Setup of build 89:
Design booth, start of the top module:
module booth(
    input clk,
    input load,
    input reset,
    input [31:0] M,  
    input [31:0] Q,  
    output reg [63:0] P,  
    output done           
    );
Settings: LEC_CHECK=0, ABC_AREA=0, CAP_MARGIN=10, CELL_PAD_IN_SITES_DETAIL_PLACEMENT=2, CORE_MARGIN=4, CORE_UTILIZATION=40, CTS_CLUSTER_DIAMETER=129, GPL_ROUTABILITY_DRIVEN=0, GPL_TIMING_DRIVEN=1, HOLD_SLACK_MARGIN=0.27, MAX_ROUTING_LAYER=met4, MIN_ROUTING_LAYER=met2, PLACE_DENSITY_LB_ADDON=0.29, SETUP_SLACK_MARGIN=0.7, SLEW_MARGIN=20; clock period 5.93 ns.
run.sh (not shown) runs the stock make flow with config.mk's settings and CLKGATE_MAP_FILE=.
Build 89 did not finish; the tool stopped in 5_1_grt with error GRT-0116.
Input-level comparison between build 39 and build 89:
==> flow/config.mk <==
export PLATFORM = sky130hd
export DESIGN_NAME = booth
export DESIGN_NICKNAME = booth
export VERILOG_FILES = /design/flow/design.v
export SDC_FILE = /design/flow/constraint.sdc
export NUM_CORES = 4
export LEC_CHECK = 0
export CAP_MARGIN = 20
export CORE_MARGIN = 2
export CORE_UTILIZATION = 24
export SLEW_MARGIN = 20
==> flow/constraint.sdc <==
create_clock -name core_clock -period 6.53 [get_ports {clk}]
set_input_delay 1.3060 -clock core_clock [delete_from_list [all_inputs] [get_ports {clk}]]
set_output_delay 1.3060 -clock core_clock [all_outputs]
set_load 0.01 [all_outputs]
[summary]
Status: number of primary I/O pins parity (build 89, build 39)
Diff build 39 and build 89: post-cts sizing count higher in build 89
The final layout from build 39, which completed every stage, passed the timing, design-rule and antenna checks at the end of the flow.
Delta (build 39 minus build 89): worst setup timing slack at the placement stage grew by 1.55 ns; chip area in the Yosys report comparable; area of the core increased by about 70% relative to the old numbers; synthesized area has remained practically unchanged.
From build 89 to build 39 the numbers moved as follows: placed cell area went up 400 um^2; floorplan row count went up 21; die outline height went up 26%.
### build 39 -> build 79
-- flow/config.mk --
<<< build 39, line 7
export LEC_CHECK = 0
export CAP_MARGIN = 20
export CORE_MARGIN = 2
export CORE_UTILIZATION = 24
export SLEW_MARGIN = 20
>>> build 79, line 7
export LEC_CHECK = 0
export ABC_AREA = 1
export CAP_MARGIN = 20
export CORE_MARGIN = 2
export CORE_UTILIZATION = 61
export CTS_CLUSTER_SIZE = 98
export SLEW_MARGIN = 20
==> flow/constraint.sdc <==
create_clock -name core_clock -period 4.39 [get_ports {clk}]
set_input_delay 0.8780 -clock core_clock [delete_from_list [all_inputs] [get_ports {clk}]]
set_output_delay 0.8780 -clock core_clock [all_outputs]
set_load 0.01 [all_outputs]
==> comparison <==
Build 79 finished all stages; the layout is clean.
Between build 79 and build 39, it is build 79 whose final period demand of the worst path is lower, by 1.72 ns.
Arithmetic-cell share of the synthesized area counting full adders, half adders and majority gates (higher): build 39
Via density per instance for build 79: 11% up relative to build 39
In build 79, switching component of the power is higher than in build 39.
Density: build 79 denser than build 39
Modified inputs, build 98 compared to build 79
-- flow/config.mk --
<<< build 79, line 7
export LEC_CHECK = 0
export ABC_AREA = 1
export CAP_MARGIN = 20
export CORE_MARGIN = 2
export CORE_UTILIZATION = 61
export CTS_CLUSTER_SIZE = 98
export SLEW_MARGIN = 20
>>> build 98, line 7
export LEC_CHECK = 0
export CAP_MARGIN = 20
export CORE_MARGIN = 2
export CORE_UTILIZATION = 40
export CTS_CLUSTER_DIAMETER = 376
export CTS_CLUSTER_SIZE = 98
export PLACE_DENSITY = 0.95
export SLEW_MARGIN = 20
==> flow/constraint.sdc <==
create_clock -name core_clock -period 10.0 [get_ports {clk}]
set_input_delay 2.0000 -clock core_clock [delete_from_list [all_inputs] [get_ports {clk}]]
set_output_delay 2.0000 -clock core_clock [all_outputs]
set_load 0.01 [all_outputs]
==> comparison <==
Build 98: flow completed, timing, DRC and antenna clean
Of the two values seen for largest family of logic cells by area, simple AND/OR/NAND/NOR gates was produced by build 79 and AND-OR/OR-AND gates by build 98.
Comparing build 98 and build 79, global-route usage is higher on build 79.
Taking build 79 as the reference, in build 98 post-route fraction of the period consumed by the critical path lower, layout sequential cell count shows no meaningful change.
Run comparison: build 79 master of the slowest instance on the critical path sky130_fd_sc_hd__ha_1; build 98 master of the slowest instance on the critical path sky130_fd_sc_hd__or4_4
Power figures rest on the tool's default switching activity, not on a simulated workload.
